==> run a <==
## ram_tester
module ram_tester
#(
     parameter AXI_ID           = 0
)
(
     input          clk_i
    ,input          rst_i
    ,input          cfg_awvalid_i
    ,input  [31:0]  cfg_awaddr_i
    ,input          cfg_wvalid_i
    ,input  [31:0]  cfg_wdata_i
    ,input  [3:0]   cfg_wstrb_i
    ,input          cfg_bready_i
    ,input          cfg_arvalid_i
    ,input  [31:0]  cfg_araddr_i
    ,input          cfg_rready_i
    ,input          outport_awready_i
    ,input          outport_wready_i
    ,input          outport_bvalid_i
    ,input  [1:0]   outport_bresp_i
    ,input  [3:0]   outport_bid_i
    ,input          outport_arready_i
    ,input          outport_rvalid_i
    ,input  [31:0]  outport_rdata_i
    ,input  [1:0]   outport_rresp_i
    ,input  [3:0]   outport_rid_i
    ,input          outport_rlast_i
    ,output         cfg_awready_o
    ,output         cfg_wready_o
    ,output         cfg_bvalid_o
    ,output [1:0]   cfg_bresp_o
    ,output         cfg_arready_o
    ,output         cfg_rvalid_o
    ,output [31:0]  cfg_rdata_o
    ,output [1:0]   cfg_rresp_o
    ,output         outport_awvalid_o
    ,output [31:0]  outport_awaddr_o
    ,output [3:0]   outport_awid_o
    ,output [7:0]   outport_awlen_o
    ,output [1:0]   outport_awburst_o
    ,output         outport_wvalid_o
    ,output [31:0]  outport_wdata_o
    ,output [3:0]   outport_wstrb_o
    ,output         outport_wlast_o
    ,output         outport_bready_o
    ,output         outport_arvalid_o
    ,output [31:0]  outport_araddr_o
    ,output [3:0]   outport_arid_o
    ,output [7:0]   outport_arlen_o
    ,output [1:0]   outport_arburst_o
    ,output         outport_rready_o
);
Settings: LEC_CHECK=0, CAP_MARGIN=20, CELL_PAD_IN_SITES_DETAIL_PLACEMENT=1, CELL_PAD_IN_SITES_GLOBAL_PLACEMENT=2, CORE_ASPECT_RATIO=1.3, CORE_MARGIN=2, CORE_UTILIZATION=37, CTS_CLUSTER_DIAMETER=73, GPL_TIMING_DRIVEN=0, MAX_ROUTING_LAYER=met5, MIN_ROUTING_LAYER=met1, PLACE_DENSITY=0.42, SLEW_MARGIN=40; clock period 6.5 ns.
run.sh (not shown) runs the stock make flow with config.mk's settings and CLKGATE_MAP_FILE=.
==> run b: changes against run a <==
==> flow/config.mk (replaced) <==
export PLATFORM = sky130hd
export DESIGN_NAME = ram_tester
export DESIGN_NICKNAME = ram_tester
export VERILOG_FILES = /design/flow/design.v
export SDC_FILE = /design/flow/constraint.sdc
export NUM_CORES = 4
export LEC_CHECK = 0
export ABC_AREA = 1
export CAP_MARGIN = 20
export CORE_ASPECT_RATIO = 1.33
export CORE_MARGIN = 2
export CORE_UTILIZATION = 72
export CTS_CLUSTER_DIAMETER = 385
export CTS_CLUSTER_SIZE = 100
export PLACE_DENSITY = 0.36
export SLEW_MARGIN = 20
==> flow/constraint.sdc (replaced) <==
create_clock -name core_clock -period 3.59 [get_ports {clk_i}]
set_input_delay 0.7180 -clock core_clock [delete_from_list [all_inputs] [get_ports {clk_i}]]
set_output_delay 0.7180 -clock core_clock [all_outputs]
set_load 0.01 [all_outputs]
==> comparison table <==
quantity                                                            run a                     run b
Status                                         complete, but fails checks    stopped before the end
Stage where the flow stopped                                            -  global routing (5_1_grt)
Reasons for failing layout checks                    negative setup slack                         -
Number of levels the H-tree was split into                              3                         1
Largest type area fraction                                         0.3756                    0.3624
Yosys chip area                                             0.04733 sq mm             0.04905 sq mm
Simple share                                                       0.1140                    0.1839
Netlist area before placement                               0.04733 sq mm             0.04905 sq mm
XOR/XNOR Fraction of Synth Area                                   0.03905                   0.02806
Worst slack after detailed placement                            -2.507 ns                 -2.392 ns
# resized after CTS                                                   174                       784
Compound-gate portion of the synthesized area                      0.1210                    0.1061
Count of cell types in the netlist                                     84                        75
Number of buffers created by CTS                                      106                        14
Routability-driven placement congestion ratio                      0.8656                     1.034
Chip Area                                                    0.1308 sq mm             0.07025 sq mm
Avg Inst Size Synth                                           11.65 sq um               9.602 sq um
Vertical die dimension                                           411.8 um                    305 um

========
==> try-nickel <==
Starting RTL as in the previous note.
clock: 8.96 ns
lec_check: 0
cap_margin: 20
core_margin: 2
core_utilization: 40
slew_margin: 20
==> try-ember: changes against try-nickel <==
CORE_UTILIZATION = 57   (was 40)
==> flow/constraint.sdc (replaced) <==
create_clock -name core_clock -period 5.32 [get_ports {clk_i}]
set_input_delay 1.0640 -clock core_clock [delete_from_list [all_inputs] [get_ports {clk_i}]]
set_output_delay 1.0640 -clock core_clock [all_outputs]
set_load 0.01 [all_outputs]
==> try-umber: changes against try-nickel <==
ABC_AREA = 1   (was not set)
CORE_ASPECT_RATIO = 1.34   (was not set)
CORE_UTILIZATION = 72   (was 40)
CTS_CLUSTER_SIZE = 88   (was not set)
PLACE_DENSITY = 0.39   (was not set)
SETUP_SLACK_MARGIN = 0.5   (was not set)
TNS_END_PERCENT = 15   (was not set)
==> flow/constraint.sdc (replaced) <==
create_clock -name core_clock -period 8.32 [get_ports {clk_i}]
set_input_delay 1.6640 -clock core_clock [delete_from_list [all_inputs] [get_ports {clk_i}]]
set_output_delay 1.6640 -clock core_clock [all_outputs]
set_load 0.01 [all_outputs]
==> Slide: Implementation Results <==
Synthesis and Place & Route Summary

Outcome
  • Status: complete, no violations

STA
  • Slew headroom: 18.8%
  • PnR worst setup slack: 1.03 ns

Synthesis
  • Synth top cell by count: nand2_1
  • Cell count after synthesis: 5108
  • Aoi share: 10.6%
  • Top area cell types: edfxtp_1 (36%), dfrtp_1 (21%), nand2_1 (9.1%)

Global route
  • Vias in the first global route: 39327
  • M2 GR Usage: 70.7%

Placement
  • Placed inst area: 0.0521 mm^2
  • Routability-driven placement congestion ratio: 1.04

Setup path
  • Crit path DRT: 8.89 ns

Power
  • Seq. pwr: 7.18 mW
-- figures above: try-umber

==> Slide: Implementation Results <==
Synthesis and Place & Route Summary

STA
  • PnR worst setup slack: 0.698 ns
  • Slew headroom: 25.2%

Clocking
  • CTS Sinks: 1009

Placement
  • Placed inst area: 0.0511 mm^2
  • Routability-driven placement congestion ratio: 0.902

Synthesis
  • Cell count after synthesis: 4062
  • Synth top cell by count: edfxtp_1
  • Aoi share: 12.1%
  • Top area cell types: edfxtp_1 (38%), dfrtp_1 (22%), mux2_2 (4.2%)

Setup path
  • Crit path DRT: 9.55 ns
  • Critical path's largest stage delay: 0.60 ns

Power
  • Power Total: 19.9 mW
  • Seq. pwr: 7.17 mW

Global route
  • M2 GR Usage: 36.5%
  • Vias in the first global route: 31943

Outcome
  • Status: complete, no violations
-- figures above: try-nickel

==> Slide: Implementation Results <==
Synthesis and Place & Route Summary

Placement
  • Routability-driven placement congestion ratio: 0.963
  • Placed inst area: 0.0529 mm^2

Setup path
  • Reg2reg setup slack: -0.90 ns
  • Levels on crit path: 28
  • Crit path DRT: 5.89 ns

Synthesis
  • Synth top cell by count: edfxtp_1
  • Aoi share: 12.1%
  • Top area cell types: edfxtp_1 (38%), dfrtp_1 (22%), mux2_2 (4.2%)

Finish
  • Area Overhead vs Synth: 22.3%

STA
  • Final setup violation count: 28
  • Slew headroom: 30.2%
  • PnR worst setup slack: -0.896 ns

Outcome
  • Status: failed layout checks
  • Fail Reasons: setup timing

Global route
  • Vias in the first global route: 33686

Power
  • Seq. pwr: 11.6 mW
-- figures above: try-ember


========
==> 07-13 <==
ram_tester again, from the RTL that the note above started with.
export LEC_CHECK = 0
export CAP_MARGIN = 25
export CORE_MARGIN = 2
export CORE_UTILIZATION = 20
export GPL_ROUTABILITY_DRIVEN = 0
export MIN_ROUTING_LAYER = met2
export PLACE_DENSITY_LB_ADDON = 0.03
export SLEW_MARGIN = 20
export TNS_END_PERCENT = 15
create_clock -name core_clock -period 15.2 [get_ports {clk_i}]
==> 05-05 (differences from 07-13) <==
- CAP_MARGIN: 25 -> 5
- CELL_PAD_IN_SITES_DETAIL_PLACEMENT: default -> 1
- CELL_PAD_IN_SITES_GLOBAL_PLACEMENT: default -> 1
- CORE_ASPECT_RATIO: default -> 1.3
- CORE_MARGIN: 2 -> 6
- CORE_UTILIZATION: 20 -> 37
- CTS_CLUSTER_DIAMETER: default -> 73
- GPL_ROUTABILITY_DRIVEN: 0 -> 1
- GPL_TIMING_DRIVEN: default -> 1
- MAX_ROUTING_LAYER: default -> met5
- MIN_ROUTING_LAYER: met2 -> met1
- PLACE_DENSITY: default -> 0.42
- PLACE_DENSITY_LB_ADDON: 0.03 -> default
- SLEW_MARGIN: 20 -> 40
- TNS_END_PERCENT: 15 -> 20
==> flow/constraint.sdc (replaced) <==
create_clock -name core_clock -period 6.5 [get_ports {clk_i}]
set_input_delay 1.3000 -clock core_clock [delete_from_list [all_inputs] [get_ports {clk_i}]]
set_output_delay 1.3000 -clock core_clock [all_outputs]
set_load 0.01 [all_outputs]
==> 02-19 (differences from 07-13) <==
- CAP_MARGIN: 25 -> 10
- CORE_UTILIZATION: 20 -> 72
- CTS_CLUSTER_DIAMETER: default -> 357
- CTS_CLUSTER_SIZE: default -> 31
- GPL_ROUTABILITY_DRIVEN: 0 -> default
- MIN_ROUTING_LAYER: met2 -> default
- PLACE_DENSITY: default -> 0.65
- PLACE_DENSITY_LB_ADDON: 0.03 -> default
- SETUP_SLACK_MARGIN: default -> 1.22
- TNS_END_PERCENT: 15 -> default
==> flow/constraint.sdc (replaced) <==
create_clock -name core_clock -period 4.98 [get_ports {clk_i}]
set_input_delay 0.9960 -clock core_clock [delete_from_list [all_inputs] [get_ports {clk_i}]]
set_output_delay 0.9960 -clock core_clock [all_outputs]
set_load 0.01 [all_outputs]
==> impl_metrics.csv <==
group,metric,value,unit
critical_path,cpPeakStageDelay,0.53,ns
job,cap_violations,0,
power_and_ir_drop,intPower,0.0181,W
clocking,clock_latency,0.74,ns
power_and_ir_drop,pg_comb,0.0142,W
outcome,status,"no timing/DRC/antenna violations",
layout,areaGrowthSynthToFinish,21.8,%
clocking,htree_levels,3,
the above is filed under 05-05

==> impl_metrics.csv <==
group,metric,value,unit
outcome,status,"stopped before the end",
outcome,haltStage,"global routing (5_1_grt)",
outcome,error,"[ERROR DPL-0033] detailed placement checks failed during check placement.",
clocking,cts-root-buf,"clkbuf_16",
clocking,htree_levels,2,
synth,flop_cell,"edfxtp_1",
placed_design,place_inst,5242,
floorplanning,core,64700,sq um
clocking,ctsHoldBuffers,0,
synth,syn-cell-area,47300,sq um
the above is filed under 02-19

==> impl_metrics.csv <==
group,metric,value,unit
outcome,status,"no timing/DRC/antenna violations",
clocking,htree_levels,4,
layout,areaGrowthSynthToFinish,22.2,%
power_and_ir_drop,intPower,0.00753,W
critical_path,cpPeakStageDelay,0.87,ns
clocking,clock_latency,0.84,ns
job,cap_violations,0,
the above is filed under 07-13

Power and IR drop assume default switching activity.
